## ram_single_port
module ram_single_port(
    input clk,
    input write_en,
    input reset,
    input [6:0] addr,
    input [7:0] data_in,
    output reg [7:0] data_out    
);
integer i;
reg [7:0] memory [63:0];
reg [7:0] temp;
reg [7:0] op_buff;
always@(posedge clk) 
begin
    if (reset == 1'b1)
    begin
        for (i=0;i<64;i=i+1) 
            memory[i] <= 8'h00;
        temp<=8'h00;
    end
    else
    begin
        if (write_en == 1)
        begin
            temp <= data_in;
            memory[addr[5:0]] <= data_in;
        end
        else
        begin
            temp <= memory[addr[5:0]];
            data_out <= memory[addr[5:0]];
        end
    end  
end
endmodule
Settings: LEC_CHECK=0, ABC_AREA=0, CAP_MARGIN=25, CELL_PAD_IN_SITES_DETAIL_PLACEMENT=1, CELL_PAD_IN_SITES_GLOBAL_PLACEMENT=2, CORE_ASPECT_RATIO=1.66, CORE_MARGIN=2, CORE_UTILIZATION=41, CTS_CLUSTER_DIAMETER=75, GPL_ROUTABILITY_DRIVEN=1, MAX_ROUTING_LAYER=met5, MIN_ROUTING_LAYER=met1, PLACE_DENSITY_LB_ADDON=0.21, SETUP_SLACK_MARGIN=0.77, SLEW_MARGIN=10; clock period 6.47 ns.
run.sh (not shown) runs the stock make flow with config.mk's settings and CLKGATE_MAP_FILE=.
Rerun with:
--- a/flow/config.mk
+++ b/flow/config.mk
@@ -10,3 +10,2 @@
-export CELL_PAD_IN_SITES_DETAIL_PLACEMENT = 1
-export CELL_PAD_IN_SITES_GLOBAL_PLACEMENT = 2
-export CORE_ASPECT_RATIO = 1.66
+export CELL_PAD_IN_SITES_GLOBAL_PLACEMENT = 0
+export CORE_ASPECT_RATIO = 0.88
@@ -14,4 +13,3 @@
-export CORE_UTILIZATION = 41
-export CTS_CLUSTER_DIAMETER = 75
-export GPL_ROUTABILITY_DRIVEN = 1
-export MAX_ROUTING_LAYER = met5
+export CORE_UTILIZATION = 43
+export CTS_CLUSTER_DIAMETER = 119
+export MAX_ROUTING_LAYER = met4
Result:
- The new run ran to the end with no violations
- clock skew is about the same
- wire length goes down by 11%
- setup slack gets worse by 0.098 ns
- first-iteration DRC count climbs by 51%
- core utilization is higher by 2.8 points
- count of clock-buffer cells in the layout climbs by 1
- via count stays flat
- total power goes up by 3.9%
- sequential power is about the same
Rerun with:
--- a/flow/config.mk
+++ b/flow/config.mk
@@ -9 +9 @@
-export CAP_MARGIN = 25
+export CAP_MARGIN = 40
@@ -11 +10,0 @@
-export CORE_ASPECT_RATIO = 0.88
@@ -13,2 +12,3 @@
-export CORE_UTILIZATION = 43
-export CTS_CLUSTER_DIAMETER = 119
+export CORE_UTILIZATION = 72
+export CTS_CLUSTER_DIAMETER = 28
+export CTS_CLUSTER_SIZE = 34
@@ -17,3 +17,3 @@
-export PLACE_DENSITY_LB_ADDON = 0.21
-export SETUP_SLACK_MARGIN = 0.77
-export SLEW_MARGIN = 10
+export PLACE_DENSITY = 0.37
+export SETUP_SLACK_MARGIN = 0.52
+export SLEW_MARGIN = 40
==> flow/constraint.sdc (replaced) <==
create_clock -name core_clock -period 2.0 [get_ports {clk}]
set_input_delay 0.4000 -clock core_clock [delete_from_list [all_inputs] [get_ports {clk}]]
set_output_delay 0.4000 -clock core_clock [all_outputs]
set_load 0.01 [all_outputs]
The new run did not get past clock tree synthesis on DPL-0033.
Synthesized cell count does not change.
Synthesized area is unchanged.
Die area went down by 40%.
Rerun with:
--- a/flow/config.mk
+++ b/flow/config.mk
@@ -9 +9 @@
-export CAP_MARGIN = 40
+export CAP_MARGIN = 25
@@ -12,3 +12,2 @@
-export CORE_UTILIZATION = 72
-export CTS_CLUSTER_DIAMETER = 28
-export CTS_CLUSTER_SIZE = 34
+export CORE_UTILIZATION = 70
+export CTS_CLUSTER_DIAMETER = 27
@@ -17,3 +16,3 @@
-export PLACE_DENSITY = 0.37
-export SETUP_SLACK_MARGIN = 0.52
-export SLEW_MARGIN = 40
+export PLACE_DENSITY = 0.55
+export SETUP_SLACK_MARGIN = 0.46
+export SLEW_MARGIN = 10
Result: The changed run produced a layout that fails on setup timing; synthesized area does not change; synthesized cell count does not change; die size grows by 2.8%.
Rerun with:
--- a/flow/config.mk
+++ b/flow/config.mk
@@ -13 +13 @@
-export CTS_CLUSTER_DIAMETER = 27
+export CTS_CLUSTER_DIAMETER = 119
@@ -16,2 +16,2 @@
-export PLACE_DENSITY = 0.55
-export SETUP_SLACK_MARGIN = 0.46
+export PLACE_DENSITY = 0.62
+export SETUP_SLACK_MARGIN = 0.77
==> flow/constraint.sdc (replaced) <==
create_clock -name core_clock -period 3.51 [get_ports {clk}]
set_input_delay 0.7020 -clock core_clock [delete_from_list [all_inputs] [get_ports {clk}]]
set_output_delay 0.7020 -clock core_clock [all_outputs]
set_load 0.01 [all_outputs]
Result: The new run completed without violations. Total power is lower by 59%. Die area is unchanged. Final area is lower by 15%. Sequential power is lower by 44%. Routed wire length is lower by 28%. Final cell count is lower by 9.1%. Worst setup slack gains 1.1 ns.

---

v32:
Starting RTL as in the previous note.
clock: 2.0 ns
lec_check: 0
abc_area: 1
cap_margin: 0
core_margin: 2
core_utilization: 72
cts_cluster_diameter: 233
cts_cluster_size: 10
hold_slack_margin: 0.27
setup_slack_margin: 0.6
slew_margin: 20
v32 | status: complete | timing, DRC, antenna: pass
Input-level comparison between v58 and v32:
Settings: CAP_MARGIN changed from 0 to 20; ABC_AREA removed (was 1); CTS_CLUSTER_DIAMETER removed (was 233); SETUP_SLACK_MARGIN changed from 0.6 to -0.2; CTS_CLUSTER_SIZE removed (was 10); HOLD_SLACK_MARGIN removed (was 0.27).
- v58 ran in full, but the layout does not pass; the checks complain about setup timing.
- Summary of v58 over v32: setup slack now sits lower; met2 routing resource usage after global routing now sits higher; via count now sits lower.
Modified inputs, v16 compared to v58
Settings: a change of SETUP_SLACK_MARGIN from -0.2 to 0.03; a change of CORE_UTILIZATION from 72 to 45; a change of the clock period (ns, I/O delays scaled along) from 2.0 to 3.6.
Findings:
v16 | status: complete | timing, DRC, antenna: pass
Note that the total vias in the final route recorded for v16 amounts to 0.894 times the value seen in v58.
Comparing final critical-path setup slack for v58 and v16, the smaller number came from v58.
Between v58 and v16, number of cell rows increased.
Against v58, v16 comes in about 5% lower on final routed wirelength across all metal layers.
v16 vs v58, overall track demand over capacity in global routing went down by 18 points.
Power: v16 draws less than v58
Against v58 as the reference, v16 delivers a lower total non-filler cell area in the finished layout.
v16 ended with more worst hold slack than v58.
The via count of the first global-routing pass of v16 is lower than that of v58.
Buffers plus inverters on the worst setup path for v16 is lower than for v58.
Going from v58 to v16, the global-route wire length before repair was found to have gone down by about 5.4%.
What v52 does differently from v16 at the input level:
Settings: PLACE_DENSITY newly set to 0.38; CAP_MARGIN changed from 20 to 15; CORE_UTILIZATION changed from 45 to 72; CTS_CLUSTER_SIZE newly set to 35; SETUP_SLACK_MARGIN changed from 0.03 to 0.47; the clock period (ns, I/O delays scaled along) changed from 3.6 to 2.07.
==> comparison <==
- Of v16 and v52, only v16 finishes the flow clean.
- Die area: v52 < v16
- Going from v16 to v52, smallest setup slack after layout went down 800 ps; part of the power in the clock network shrank by 1.6 points; clock tree buffer count of the final layout increased 4.6%.
- Critical path class: in -> reg -> v16, reg -> reg -> v52
--- input diff v52..v42 ---
Settings: CORE_UTILIZATION changed from 72 to 45; SETUP_SLACK_MARGIN removed (was 0.47); CAP_MARGIN changed from 15 to 20; CTS_CLUSTER_SIZE removed (was 35); PLACE_DENSITY removed (was 0.38); the clock period (ns, I/O delays scaled along) changed from 2.07 to 5.0.
- v42 completed end to end with timing, DRC and antenna clean.
- v52 → v42: switching power share of the total now sits lower, insertion delay of the later-clocked pin in the worst-skew pair now sits at about the same level, slack of the critical path now sits higher, data arrival time of the critical path now sits higher, met1 wire length now sits higher.
- For v42, the cell with the largest stage delay on the worst path was sky130_fd_sc_hd__nor2_1, unlike v52, where it was sky130_fd_sc_hd__or4_1.
- Of v42 and v52, the run reporting the lower critical path depth was v42.
- v42: sequential share of power higher than v52

---

ram_single_port again, from the RTL that the note above started with.
clock: 3.94 ns
lec_check: 0
cap_margin: 35
core_margin: 2
core_utilization: 72
cts_cluster_diameter: 382
cts_cluster_size: 18
place_density_lb_addon: 0.0
setup_slack_margin: -0.28
slew_margin: 20
The baseline produced a clean layout.
Edit:
- CAP_MARGIN: 35 -> 15
- CTS_CLUSTER_DIAMETER: 382 -> 27
- CTS_CLUSTER_SIZE: 18 -> 35
- PLACE_DENSITY: unset -> 0.38
- PLACE_DENSITY_LB_ADDON: 0.0 -> unset
- SETUP_SLACK_MARGIN: -0.28 -> 0.61
- clock period: 3.94 -> 2.07 ns (I/O delays scaled with it)
Effect: The changed run died in 5_1_grt. Synthesized cell count does not change. Synthesized area does not change. Die area does not change.
Edit:
- CAP_MARGIN: 15 -> 20
- CORE_UTILIZATION: 72 -> 45
- CTS_CLUSTER_DIAMETER: 27 -> unset
- CTS_CLUSTER_SIZE: 35 -> unset
- PLACE_DENSITY: 0.38 -> unset
- SETUP_SLACK_MARGIN: 0.61 -> unset
- clock period: 2.07 -> 3.6 ns (I/O delays scaled with it)
What happened: The changed run ran to the end with no violations. Die size rises by 59%. Area after synthesis stays the same. Synthesized cell count stays the same.
Edit:
- CAP_MARGIN: 20 -> 15
- CORE_UTILIZATION: 45 -> 72
- CTS_CLUSTER_SIZE: unset -> 35
- PLACE_DENSITY: unset -> 0.38
- SETUP_SLACK_MARGIN: unset -> 0.6
- clock period: 3.6 -> 2.07 ns (I/O delays scaled with it)
Result: With this change the flow finished but fails on negative setup slack; non-clock buffer count grows by 175; global-route usage grows by 23 points; utilization grows by 40 points; wire length grows by 23%; hold slack is worse by 0.34 ns.

---

The RTL this note starts from:
==> flow/design.v <==
`timescale 1ns/1ps
module ram_single_port(
    input clk,
    input write_en,
    input reset,
    input [6:0] addr,
    input [7:0] data_in,
    output reg [7:0] data_out    
);
integer i;
reg [7:0] memory [63:0];
reg [7:0] temp;
reg [7:0] op_buff;
always@(posedge clk) 
begin
    if (reset == 1'b1)
    begin
        for (i=0;i<64;i=i+1) 
            memory[i] <= 8'h00;
        temp<=8'h00;
    end
    else
    begin
        if (write_en == 1)
        begin
            temp <= data_in;
            memory[addr[5:0]] <= data_in;
        end
        else
        begin
            temp <= memory[addr[5:0]];
            data_out <= memory[addr[5:0]];
        end
    end  
end
endmodule
Settings: LEC_CHECK=0, ABC_AREA=0, CAP_MARGIN=20, CORE_MARGIN=5, CORE_UTILIZATION=40, CTS_CLUSTER_DIAMETER=358, GPL_TIMING_DRIVEN=1, PLACE_DENSITY_LB_ADDON=0.09, SLEW_MARGIN=20, TNS_END_PERCENT=45; clock period 2.64 ns.
Change:
Settings changed: ABC_AREA 0 to default, CAP_MARGIN 20 to 15, CORE_MARGIN 5 to 2, CORE_UTILIZATION 40 to 72, CTS_CLUSTER_DIAMETER 358 to 232, GPL_TIMING_DRIVEN 1 to default, PLACE_DENSITY from default to 0.4, PLACE_DENSITY_LB_ADDON 0.09 to default, TNS_END_PERCENT 45 to default.
Clock period 2.64 ns to 2.09 ns, I/O delays scaled along.
=>
- Now the flow finished but failed the layout checks on negative setup slack
- core utilization is higher by 39 points
- cell count is lower by 12%
- combinational power is higher by 31%
- critical path depth does not change
- sequential share of layout area is lower by 0.17 points
- clock skew is lower by 0.011 ns
- clock-buffer cell count is lower by 13
- routed wire length is lower by 3.1%
- total power is higher by 27%
- cell area is higher by 0.31%
- sequential cell count stays the same
Change:
Settings changed: CTS_CLUSTER_DIAMETER 232 to default, CTS_CLUSTER_SIZE from default to 35, PLACE_DENSITY 0.4 to default, PLACE_DENSITY_LB_ADDON from default to 0.27, SETUP_SLACK_MARGIN from default to 0.61.
Clock period 2.09 ns to 2.07 ns, I/O delays scaled along.
The changed run produced a layout that fails on negative setup slack.
Worst hold slack got worse by 0.034 ns.
Sequential power is about the same.
Wire length climbs by 22%.
Combinational power increases by 19%.
Count of clock-buffer cells in the layout came out higher by 5.
Total power grows by 1.2%.
Global-route usage is higher by 6.3 points.
Cell area rises by 4.2%.
Setup slack got worse by 0.21 ns.
Final cell count rises by 0.67%.
Fmax came out lower by 7.7%.
Change:
Settings changed: ABC_AREA from default to 1, CAP_MARGIN 15 to 20, CORE_UTILIZATION 72 to 68, CTS_CLUSTER_SIZE 35 to default, GPL_TIMING_DRIVEN from default to 1, PLACE_DENSITY_LB_ADDON 0.27 to default, SETUP_SLACK_MARGIN 0.61 to default, TNS_END_PERCENT from default to 45.
Clock period 2.07 ns to 2.64 ns, I/O delays scaled along.
=> The changed run completed without violations; global-route usage decreases by 14 points; final cell count went up by a quarter to a third; power fell by a quarter to a third; utilization shrinks by 12 points; clock power shrinks by about a fifth.
Change:
Settings changed: CORE_UTILIZATION 68 to 69, CTS_CLUSTER_SIZE from default to 98, GPL_TIMING_DRIVEN 1 to default, TNS_END_PERCENT 45 to default.
Clock period 2.64 ns to 6.68 ns, I/O delays scaled along.
Outcome: Wire length is lower by 2.5%; sequential share of layout area goes up by 2.9 points; register-to-register slack improved by 4.1 ns; area after synthesis does not change; setup slack gains 1.9 ns; final area came out lower by 4.9%; hold slack improves by 0.11 ns; global-route usage decreases by 0.47 points.
Change:
Settings changed: ABC_AREA 1 to default, CORE_UTILIZATION 69 to 70, CTS_CLUSTER_SIZE 98 to default, PLACE_DENSITY_LB_ADDON from default to 0.0, SETUP_SLACK_MARGIN from default to 0.79.
Clock period 6.68 ns to 2.71 ns, I/O delays scaled along.
Effect:
- routed wire length climbs by 16%
- total power rose by 150%
- final area climbs by 11%
- setup slack got worse by 1.9 ns
- hold slack is worse by 0.29 ns
- die size shrinks by 2.6%
- non-clock buffer count grows by 219
- synthesized area goes down by 1.2%

---

== onyx ==
Starts from the design.v that is shown in full above.
==> flow/config.mk <==
export PLATFORM = sky130hd
export DESIGN_NAME = ram_single_port
export DESIGN_NICKNAME = ram_single_port
export VERILOG_FILES = /design/flow/design.v
export SDC_FILE = /design/flow/constraint.sdc
export NUM_CORES = 4
export LEC_CHECK = 0
export CAP_MARGIN = 20
export CORE_ASPECT_RATIO = 0.77
export CORE_MARGIN = 2
export CORE_UTILIZATION = 47
export CTS_CLUSTER_SIZE = 53
export GPL_ROUTABILITY_DRIVEN = 0
export SLEW_MARGIN = 20
==> flow/constraint.sdc <==
create_clock -name core_clock -period 5.0 [get_ports {clk}]
set_input_delay 1.0000 -clock core_clock [delete_from_list [all_inputs] [get_ports {clk}]]
set_output_delay 1.0000 -clock core_clock [all_outputs]
set_load 0.01 [all_outputs]
--- input diff onyx..violet ---
--- a/flow/config.mk
+++ b/flow/config.mk
@@ -8,7 +8,4 @@
 export CAP_MARGIN = 20
-export CORE_ASPECT_RATIO = 0.77
 export CORE_MARGIN = 2
-export CORE_UTILIZATION = 47
-export CTS_CLUSTER_SIZE = 53
-export GPL_ROUTABILITY_DRIVEN = 0
+export CORE_UTILIZATION = 35
 export SLEW_MARGIN = 20
==> flow/constraint.sdc <==
create_clock -name core_clock -period 3.6 [get_ports {clk}]
set_input_delay 0.7200 -clock core_clock [delete_from_list [all_inputs] [get_ports {clk}]]
set_output_delay 0.7200 -clock core_clock [all_outputs]
set_load 0.01 [all_outputs]
==> results <==
The core of violet is less densely filled than that of onyx. In violet relative to onyx, non-clock buffer count had gone up by more than half. Total routed wire length on the met1 layer in violet is 3.6% lower than in onyx. Going from onyx to violet, global-route usage has decreased, final area grew by about 4%, met3 layer usage reported by global route decreased 3.0 points, worst-case vdd ir drop went up by about 40%.

---

Setup of job 103:
Starts from the design.v that is shown in full above.
clock: 2.09 ns
lec_check: 0
cap_margin: 35
core_aspect_ratio: 0.53
core_margin: 2
core_utilization: 43
cts_cluster_diameter: 120
gpl_routability_driven: 1
gpl_timing_driven: 0
place_density: 0.83
setup_slack_margin: 0.24
slew_margin: 20
Although job 103 finished all stages, its layout failed final checks on setup timing.
> inputs changed (job 103 -> job 104)
Settings: setting TNS_END_PERCENT to 50 for the first time; changing CORE_UTILIZATION from 43 to 48; changing CORE_ASPECT_RATIO from 0.53 to 0.59; removing CTS_CLUSTER_DIAMETER (formerly 120); removing PLACE_DENSITY (formerly 0.83); removing GPL_ROUTABILITY_DRIVEN (formerly 1); changing SETUP_SLACK_MARGIN from 0.24 to 0.2; setting PLACE_DENSITY_LB_ADDON to 0.08 for the first time; changing the clock period (ns, I/O delays scaled along) from 2.09 to 3.19.
Results
What the final checks of job 104 revealed, after a flow that finished every stage, was a layout that fails on setup timing. Per the comparison of job 104 with job 103, combinational gate power -about 47%; critical path depth +4. Total cell area at the placement stage in job 104 is 1200 um2 lower than in job 103. Looking at final area across job 104 and job 103, the one that comes out higher is job 103. Of the two values seen for worst setup path startpoint, memory[28][3] was produced by job 103 and addr[2] by job 104. Going from job 103 to job 104, the hold slack was found to have gone up by 0.21 ns. Job 104 has more setup slack than job 103. Job 104 vs job 103 — wire length after detailed routing dropped by a few percent. Summary of job 104 over job 103: count of library flops with an enable pin about even, total via count after detailed routing fell by about 6%. Wire length of the first global-routing pass delta for job 104 relative to job 103: about 4% lower.
No activity file was given, so power comes from the tool's default toggle rates.
